==> quartz: inputs <==
==> flow/design.v <==
module top(
    input logic clk,         
    input logic rst,         
    output logic RGB_R,      
    output logic RGB_G,      
    output logic RGB_B       
);
    localparam CLK_FREQ = 12_000_000;  
    localparam PWM_RESOLUTION = 8;   
    localparam PWM_MAX = (1 << PWM_RESOLUTION) - 1;   
    localparam PWM_CYCLES = 256;   
    localparam DEGREES_MAX = 360;
    localparam CYCLES_PER_DEGREE = CLK_FREQ / DEGREES_MAX;   
    typedef enum logic [1:0] {
        STATE_PWM_COUNT,
        STATE_DEGREE_COUNT,
        STATE_HSV_CALC,
        STATE_PWM_OUTPUT
    } state_t;
    logic [PWM_RESOLUTION-1:0] pwm_counter;
    logic [PWM_RESOLUTION-1:0] red_pwm_value, green_pwm_value, blue_pwm_value;
    logic [31:0] degree_counter;
    logic [8:0] current_degree;
    state_t current_state;
    state_t next_state;
    always_ff @(posedge clk) begin
        if (rst) current_state <= STATE_PWM_COUNT;
        else current_state <= next_state;
    end
    always_comb begin  
        case (current_state)
            STATE_PWM_COUNT: begin
                if (degree_counter == CYCLES_PER_DEGREE - 1) begin
                    next_state = STATE_DEGREE_COUNT;
                end else begin
                    next_state = STATE_PWM_COUNT;
                end
            end
            STATE_DEGREE_COUNT: begin
                next_state = STATE_HSV_CALC;
            end
            STATE_HSV_CALC: begin
                next_state = STATE_PWM_OUTPUT;
            end
            STATE_PWM_OUTPUT: begin
                next_state = STATE_PWM_COUNT;
            end
            default: begin
                next_state = STATE_PWM_COUNT;
            end
        endcase
    end
    always_ff @(posedge clk) begin
        if (rst) begin
            pwm_counter <= 0;
            degree_counter <= 0;
            current_degree <= 0;
            red_pwm_value <= 0;
            green_pwm_value <= 0;
            blue_pwm_value <= 0;
        end else
        case (current_state)
            STATE_PWM_COUNT: begin
                pwm_counter <= pwm_counter + 1;                
                if (degree_counter == CYCLES_PER_DEGREE - 1) begin
                    degree_counter <= 0;
                end else begin
                    degree_counter <= degree_counter + 1;
                end
            end
            STATE_DEGREE_COUNT: begin
                if (current_degree == DEGREES_MAX - 1) begin
                    current_degree <= 0;
                end else begin
                    current_degree <= current_degree + 1;
                end
            end
            STATE_HSV_CALC: begin
                if (current_degree < 60) begin
                    red_pwm_value <= PWM_MAX;
                end else if (current_degree < 120) begin
                    red_pwm_value <= PWM_MAX - ((current_degree - 60) * PWM_MAX / 60);
                end else if (current_degree < 240) begin
                    red_pwm_value <= 0;
                end else if (current_degree < 300) begin
                    red_pwm_value <= (current_degree - 240) * PWM_MAX / 60;
                end else begin
                    red_pwm_value <= PWM_MAX;
                end
                if (current_degree < 60) begin
                    green_pwm_value <= current_degree * PWM_MAX / 60;
                end else if (current_degree < 180) begin
                    green_pwm_value <= PWM_MAX;
                end else if (current_degree < 240) begin
                    green_pwm_value <= PWM_MAX - ((current_degree - 180) * PWM_MAX / 60);
                end else begin
                    green_pwm_value <= 0;
                end
                if (current_degree < 120) begin
                    blue_pwm_value <= 0;
                end else if (current_degree < 180) begin
                    blue_pwm_value <= (current_degree - 120) * PWM_MAX / 60;
                end else if (current_degree < 300) begin
                    blue_pwm_value <= PWM_MAX;
                end else begin
                    blue_pwm_value <= PWM_MAX - ((current_degree - 300) * PWM_MAX / 60);
                end
            end
            STATE_PWM_OUTPUT: begin
            end
        endcase
    end
    assign RGB_R = (pwm_counter > red_pwm_value) ? 1'b1 : 1'b0;
    assign RGB_G = (pwm_counter > green_pwm_value) ? 1'b1 : 1'b0;
    assign RGB_B = (pwm_counter > blue_pwm_value) ? 1'b1 : 1'b0;
endmodule
==> flow/run.sh <==
#!/bin/bash
# the make line also repeats each setting of config.mk as NAME=value (left out here)
make -C /OpenROAD-flow-scripts/flow DESIGN_CONFIG=/design/flow/config.mk WORK_HOME=/design/flow/orfs CLKGATE_MAP_FILE= finish
==> flow/config.mk <==
export PLATFORM = sky130hd
export DESIGN_NAME = top
export DESIGN_NICKNAME = top
export VERILOG_FILES = /design/flow/design.v
export SDC_FILE = /design/flow/constraint.sdc
export NUM_CORES = 4
export LEC_CHECK = 0
export CAP_MARGIN = 20
export CORE_MARGIN = 2
export CORE_UTILIZATION = 72
export CTS_CLUSTER_DIAMETER = 363
export PLACE_DENSITY_LB_ADDON = 0.0
export SLEW_MARGIN = 20
export TNS_END_PERCENT = 5
==> flow/constraint.sdc <==
create_clock -name core_clock -period 10.8 [get_ports {clk}]
set_input_delay 2.1600 -clock core_clock [delete_from_list [all_inputs] [get_ports {clk}]]
set_output_delay 2.1600 -clock core_clock [all_outputs]
set_load 0.01 [all_outputs]
==> yarrow: changes against quartz <==
- CORE_UTILIZATION: 72 -> 29
- CTS_CLUSTER_DIAMETER: 363 -> not set
- PLACE_DENSITY_LB_ADDON: 0.0 -> not set
- TNS_END_PERCENT: 5 -> not set
==> flow/constraint.sdc (replaced) <==
create_clock -name core_clock -period 13.3 [get_ports {clk}]
set_input_delay 2.6600 -clock core_clock [delete_from_list [all_inputs] [get_ports {clk}]]
set_output_delay 2.6600 -clock core_clock [all_outputs]
set_load 0.01 [all_outputs]
==> results <==
yarrow completed with no timing, DRC or antenna violations. quartz finished but fails on setup timing.
Against yarrow, the clock skew of quartz is higher by 0.0029 ns.
Against quartz, the utilization of yarrow is lower by 55 points.
Between quartz and yarrow, the lower worst setup slack is in quartz (gap 1.0 ns).
Against quartz, the combinational power of yarrow is smaller by 27%.
Against yarrow, the register-to-register slack of quartz is lower by 1.0 ns.
In synthesized cell count, yarrow and quartz do not differ.
Of yarrow and quartz, quartz has the higher global-route usage (gap 29 points).
Of yarrow and quartz, yarrow has the higher sequential share of layout area (gap 0.55 points).
Of yarrow and quartz, yarrow has the higher cell count (gap 9.3%, measured against quartz).
Between yarrow and quartz, the lower die size is in quartz (gap 140%, measured against quartz).
Against yarrow, the worst hold slack of quartz is higher by 0.051 ns.
==> figures <==
Outcome: yarrow finished clean; quartz complete, but fails checks
Layout check failures: yarrow -; quartz setup timing
Detailed-route via count: yarrow 16.8k; quartz 19.5k
Sw Share: yarrow 23.0%; quartz 27.5%
Met3 usage: yarrow 1.89%; quartz 13.5%
Logic gate share of total power: yarrow 5.0%; quartz 5.9%
Met2 track demand over resource in global routing: yarrow 25.3%; quartz 74.6%
Crit path buffers/inverters: yarrow 4; quartz 11
Number of placed instances with taps included: yarrow 3263; quartz 2950
Clock insertion delay at the later pin of the skew report: yarrow 0.34 ns; quartz 0.36 ns
Final std cells w/o fill: yarrow 3284; quartz 3004
Overall global routing resource usage: yarrow 16.3%; quartz 45.5%
Critical path required time: yarrow 13.54 ns; quartz 11.05 ns
Total wire length: yarrow 56800 µm; quartz 65600 µm
Cells on worst reg2reg path: yarrow 40; quartz 48
Shortest clock period the worst path allows after layout: yarrow 12.54 ns; quartz 11.09 ns
Setup slack of the worst register-to-register path: yarrow 0.76 ns; quartz -0.29 ns
Power consumed by sequential cells: yarrow 0.000235 W; quartz 0.000288 W
Core Footprint: yarrow 67200 µm²; quartz 26900 µm²
Power share of the sequential group: yarrow 43.4%; quartz 45.3%
Maximum single-stage delay on the critical path: yarrow 0.72 ns; quartz 0.56 ns
Final setup violation count: yarrow 0; quartz 8
Post-cts repair resize count: yarrow 0; quartz 94
Max-slew headroom: yarrow 32.8%; quartz 27.8%
Power figures rest on the tool's default switching activity, not on a simulated workload.
